## FFT
module FFT(
    input                   clk,
    input                   rst_n,
    input                   valid_i,
    input signed [10:0]      x_r,
    output                  finish,
    output signed [16:0]    answer
);
Size: ~13000 cells after synthesis, roughly 2300 flip-flops, ~32 I/O pins, roughly 0.13 mm2 of cells after synthesis.
export LEC_CHECK = 0
export CAP_MARGIN = 25
export CORE_MARGIN = 2
export CORE_UTILIZATION = 40
export SLEW_MARGIN = 15
create_clock -name core_clock -period 10.0 [get_ports {clk}]
run.sh (not shown) runs the stock make flow with config.mk's settings and CLKGATE_MAP_FILE=.
Rerun with:
CAP_MARGIN = 20   (was 25)
CTS_CLUSTER_DIAMETER = 97   (was unset)
MAX_ROUTING_LAYER = met4   (was unset)
SLEW_MARGIN = 5   (was 15)
Result: Wire length is about the same; fmax fell slightly; worst setup slack got worse by 0.074 ns.
Rerun with:
ABC_AREA = 1   (was unset)
CORE_UTILIZATION = 72   (was 40)
CTS_CLUSTER_DIAMETER = 387   (was 97)
CTS_CLUSTER_SIZE = 91   (was unset)
MAX_ROUTING_LAYER = unset   (was met4)
PLACE_DENSITY = 0.37   (was unset)
SLEW_MARGIN = 20   (was 5)
clock period = 5.09 ns   (was 10.0 ns; I/O delays follow)
Result: The changed run did not get past 5_1_grt, error GRT-0232. Synthesized area grows by a few percent. Synthesized cell count grows by about a fifth. Die area shrinks by well over a third.
Rerun with:
ABC_AREA = 0   (was 1)
CORE_UTILIZATION = 70   (was 72)
CTS_CLUSTER_DIAMETER = unset   (was 387)
CTS_CLUSTER_SIZE = 14   (was 91)
GPL_ROUTABILITY_DRIVEN = 0   (was unset)
MIN_ROUTING_LAYER = met1   (was unset)
PLACE_DENSITY = unset   (was 0.37)
PLACE_DENSITY_LB_ADDON = 0.03   (was unset)
SETUP_SLACK_MARGIN = 0.11   (was unset)
SLEW_MARGIN = 40   (was 20)
clock period = 6.72 ns   (was 5.09 ns; I/O delays follow)
Result: This time the run finished but fails on setup timing; die size is lower slightly; synthesized cell count went down by about a fifth; synthesized area went down by a few percent.


Starting RTL as in the previous note.
clock: 10.0 ns
lec_check: 0
abc_area: 1
cap_margin: 25
cell_pad_in_sites_global_placement: 2
core_aspect_ratio: 0.62
core_margin: 5
core_utilization: 70
cts_cluster_diameter: 59
cts_cluster_size: 39
gpl_routability_driven: 0
gpl_timing_driven: 1
max_routing_layer: met5
min_routing_layer: met2
setup_slack_margin: -0.21
slew_margin: 30
tns_end_percent: 5
The first run failed in global placement without I/O with GPL-0301.
Rerun with:
- ABC_AREA: 1 -> default
- CAP_MARGIN: 25 -> 20
- CELL_PAD_IN_SITES_GLOBAL_PLACEMENT: 2 -> default
- CORE_ASPECT_RATIO: 0.62 -> default
- CORE_MARGIN: 5 -> 2
- CORE_UTILIZATION: 70 -> 40
- CTS_CLUSTER_DIAMETER: 59 -> default
- CTS_CLUSTER_SIZE: 39 -> default
- GPL_ROUTABILITY_DRIVEN: 0 -> default
- GPL_TIMING_DRIVEN: 1 -> default
- MAX_ROUTING_LAYER: met5 -> default
- MIN_ROUTING_LAYER: met2 -> default
- SETUP_SLACK_MARGIN: -0.21 -> default
- SLEW_MARGIN: 30 -> 20
- TNS_END_PERCENT: 5 -> default
- clock period: 10.0 -> 4.88 ns (I/O delays scaled with it)
Result: The new run reached the layout checks and failed them: negative setup slack; die area climbs by 64%; synthesized cell count falls by 15%; area after synthesis went down by 3.2%.
Rerun with:
- CAP_MARGIN: 20 -> 40
- CORE_UTILIZATION: 40 -> 70
- CTS_CLUSTER_DIAMETER: default -> 289
- CTS_CLUSTER_SIZE: default -> 19
- clock period: 4.88 -> 6.41 ns (I/O delays scaled with it)
=> The changed run produced a layout that fails on negative setup slack; die size went down by 43%; clock power went down by 53%; global-route usage went up by 21 points; total power went down by 39%; core utilization went up by 31 points; clock skew went down by 130 ps; flip-flop count stays the same; count of clock-buffer cells in the layout went down by 150; critical path depth went down by 1; non-clock buffer count went down by 391.
Rerun with:
- CAP_MARGIN: 40 -> 20
- CORE_UTILIZATION: 70 -> 29
- CTS_CLUSTER_DIAMETER: 289 -> default
- CTS_CLUSTER_SIZE: 19 -> default
- clock period: 6.41 -> 13.8 ns (I/O delays scaled with it)
After rerunning:
- The changed run ran to the end with no violations
- synthesized area is unchanged
- worst setup slack improved by 5100 ps
- wire length came out lower by about 11%
- core utilization shrinks by 47 points
- via count decreases by 11%
- cell area shrinks by 1.3%
Rerun with:
- CORE_UTILIZATION: 29 -> 70
- CTS_CLUSTER_SIZE: default -> 14
- clock period: 13.8 -> 7.35 ns (I/O delays scaled with it)
The new run completed and failed the layout checks on negative setup slack.
Sequential share of layout area rises by 0.38 points.
Setup slack loses 4300 ps.
Wire length rises by 10%.
Final cell count falls by 17%.
Via count rises by 10%.
Power rises by 81%.


rev 12:
Starting RTL as in the previous note.
// FFT
module FFT(
    input                   clk,
    input                   rst_n,
    input                   valid_i,
    input signed [10:0]      x_r,
    output                  finish,
    output signed [16:0]    answer
);
    wire [0:3] valid_o_bus;
    wire [13:0] data_r_bus_1, data_i_bus_1;
    wire [14:0] data_r_bus_2, data_i_bus_2;
    wire [15:0] data_r_bus_3, data_i_bus_3;
    wire [16:0] data_r_bus_4, data_i_bus_4;
    wire [16:0] X_r, X_i;
    wire         done;
    STAGE1 stg1(
        .clk(clk),
        .rst_n(rst_n),
        .valid_i(valid_i),
        .data_in_r(x_r),
        .data_in_i(11'd0),
        .valid_o(valid_o_bus[0]),
        .data_out_r(data_r_bus_1),
        .data_out_i(data_i_bus_1)
    );
    STAGE2 stg2(
        .clk(clk),
        .rst_n(rst_n),
        .valid_i(valid_o_bus[0]),
        .data_in_r(data_r_bus_1),
        .data_in_i(data_i_bus_1),
        .valid_o(valid_o_bus[1]),
        .data_out_r(data_r_bus_2),
        .data_out_i(data_i_bus_2)
    );
    STAGE3 stg3(
        .clk(clk),
        .rst_n(rst_n),
        .valid_i(valid_o_bus[1]),
        .data_in_r(data_r_bus_2),
        .data_in_i(data_i_bus_2),
        .valid_o(valid_o_bus[2]),
        .data_out_r(data_r_bus_3),
        .data_out_i(data_i_bus_3)
    );
    STAGE4 stg4(
        .clk(clk),
        .rst_n(rst_n),
        .valid_i(valid_o_bus[2]),
        .data_in_r(data_r_bus_3),
        .data_in_i(data_i_bus_3),
        .valid_o(valid_o_bus[3]),
        .data_out_r(data_r_bus_4),
        .data_out_i(data_i_bus_4)
    );
    STAGE5 stg5(
        .clk(clk),
        .rst_n(rst_n),
  ...
make LEC_CHECK=0 ABC_AREA=0 CAP_MARGIN=20 CORE_MARGIN=2 CORE_UTILIZATION=70 CTS_CLUSTER_SIZE=30 GPL_ROUTABILITY_DRIVEN=0 MIN_ROUTING_LAYER=met1 PLACE_DENSITY_LB_ADDON=0.03 SETUP_SLACK_MARGIN=0.11 SLEW_MARGIN=40 finish   # period 6.75 ns
Rev 12: all stages done; final checks FAILED (setup timing).
For rev 13, these inputs were changed with respect to rev 12:
Settings: swapping 0 for 1 in ABC_AREA; putting GPL_TIMING_DRIVEN at 0 where nothing was set; clearing CTS_CLUSTER_SIZE, which used to be 30; putting CTS_CLUSTER_DIAMETER at 110 where nothing was set; swapping met1 for met2 in MIN_ROUTING_LAYER; putting CELL_PAD_IN_SITES_GLOBAL_PLACEMENT at 2 where nothing was set; swapping 70 for 42 in CORE_UTILIZATION; swapping 20 for 0 in CAP_MARGIN; swapping 6.75 for 5.0 in the clock period (ns, I/O delays scaled along).
- Rev 13 did not make it past global routing (5_1_grt), where a tool error ended it.
- Between rev 13 and rev 12, the number of placed instances with taps included is higher for rev 13.
- Reported for rev 13 and rev 12, share of flip-flops with an asynchronous set or reset turned out identical to the last digit.
- Setup slack after placement deteriorates in rev 13 relative to rev 12.
- Comparing the two runs side by side, rev 13 comes out behind rev 12 on die area.
- Simple-gate share of the synthesized area in rev 13 is 4.3 points above rev 12.
- Side by side, chip area from the yosys synthesis statistics turned out higher in rev 13 than in rev 12.


== lane 1 ==
Starting RTL as in the previous note.
clock: 10.0 ns
lec_check: 0
abc_area: 1
cap_margin: 25
core_aspect_ratio: 0.62
core_margin: 5
core_utilization: 46
cts_cluster_diameter: 59
cts_cluster_size: 39
gpl_routability_driven: 0
gpl_timing_driven: 1
max_routing_layer: met5
min_routing_layer: met2
setup_slack_margin: -0.21
slew_margin: 0
Lane 1 did not finish; a tool error ended it in 5_1_grt.
Changes in lane 2 relative to lane 1:
- a change of CTS_CLUSTER_SIZE from 39 to 35
- a change of CORE_UTILIZATION from 46 to 70
- a deleted GPL_ROUTABILITY_DRIVEN that had been 0
- a change of CORE_ASPECT_RATIO from 0.62 to 0.71
- a deleted ABC_AREA that had been 1
- a deleted SETUP_SLACK_MARGIN that had been -0.21
- a deleted MAX_ROUTING_LAYER that had been met5
- a change of CORE_MARGIN from 5 to 2
- a deleted MIN_ROUTING_LAYER that had been met2
- a change of CAP_MARGIN from 25 to 20
- a deleted GPL_TIMING_DRIVEN that had been 1
- a deleted CTS_CLUSTER_DIAMETER that had been 59
- a change of SLEW_MARGIN from 0 to 20
- a change of the clock period (ns, I/O delays scaled along) from 10.0 to 5.9
- Finished, but not clean: lane 2, with setup timing.
- NOTE: fraction of the mapped netlist area in adder cells in lane 2 exceeds that of lane 1
- The area enclosed by the die boundary in lane 2 sits 0.12 mm2 below the value recorded for lane 1.
- Compared to lane 1, lane 2 has synthesized area 3.2% lower.
- In the tables for lane 1 and lane 2, total cell area reported by yosys after synthesis reads higher with lane 1.
- Lower number of setup buffers added after CTS goes to lane 1 over lane 2.
- Multiplexer share of the synthesized area on lane 2 is up relative to lane 1.
- Delta(average cell area after synthesis, lane 2 - lane 1) > 0
- Number of placed cells counting well taps ends up lower on lane 2.
- Looking at synthesized cell count across lane 1 and lane 2, the one that comes out lower is lane 2.
- Of lane 1 and lane 2, the run reporting the higher placement-stage worst setup slack was lane 1.
Inputs modified between lane 2 and lane 3:
- CORE_ASPECT_RATIO: 0.71 -> unset
- CTS_CLUSTER_SIZE: 35 -> unset
- CORE_UTILIZATION: 70 -> 65
- the clock period (ns, I/O delays scaled along): 5.9 -> 5.13
Final checks on lane 3, whose flow otherwise completed, came back failing, citing setup timing. Delta (lane 3 minus lane 2): total power +15%; clock-buffer cell count up 19. Compared with lane 2, in lane 3 time the final worst path needs with I/O delays and setup dropped 190 ps; logic share of the area dropped 0.26 points; cell area climbed 0.0015 mm2. When the final numbers for lane 3 and lane 2 were put side by side, the critical path arrival turned out to be greater in lane 2.
Setup changes, lane 3 to lane 4
- a change of CORE_UTILIZATION from 65 to 22
- a change of SLEW_MARGIN from 20 to 35
- an added PLACE_DENSITY of 0.36
- an added MIN_ROUTING_LAYER of met2
- an added CELL_PAD_IN_SITES_GLOBAL_PLACEMENT of 1
- an added GPL_ROUTABILITY_DRIVEN of 1
- a change of the clock period (ns, I/O delays scaled along) from 5.13 to 15.0
--- outcome ---
Lane 4 completed; timing, DRC and antenna clean
For lane 4, the group drawing the most power was clock, unlike lane 3, where it was sequential cells.
Looking at clock network power, lane 4 sits below lane 3.
Diff lane 3 and lane 4: worst-skew pair later-pin latency higher in lane 4
The vertical extent of the die in lane 4 is 1.7 times that in lane 3.
Status: worst setup skew after layout parity (lane 4, lane 3)
Sort lane 3 and lane 4 by met3 layer wire length in the routed design, descending, and lane 4 comes first.
Destination of the critical timing path = stg2.data_in_i_r[12]: lane 3; destination of the critical timing path = stg3.data_in_r_r[14]: lane 4
Comparing lane 3 and lane 4, final cell count without fillers is lower on lane 3.
Summary: minimum hold slack, lane 4 better than lane 3
Power and IR drop assume default switching activity.
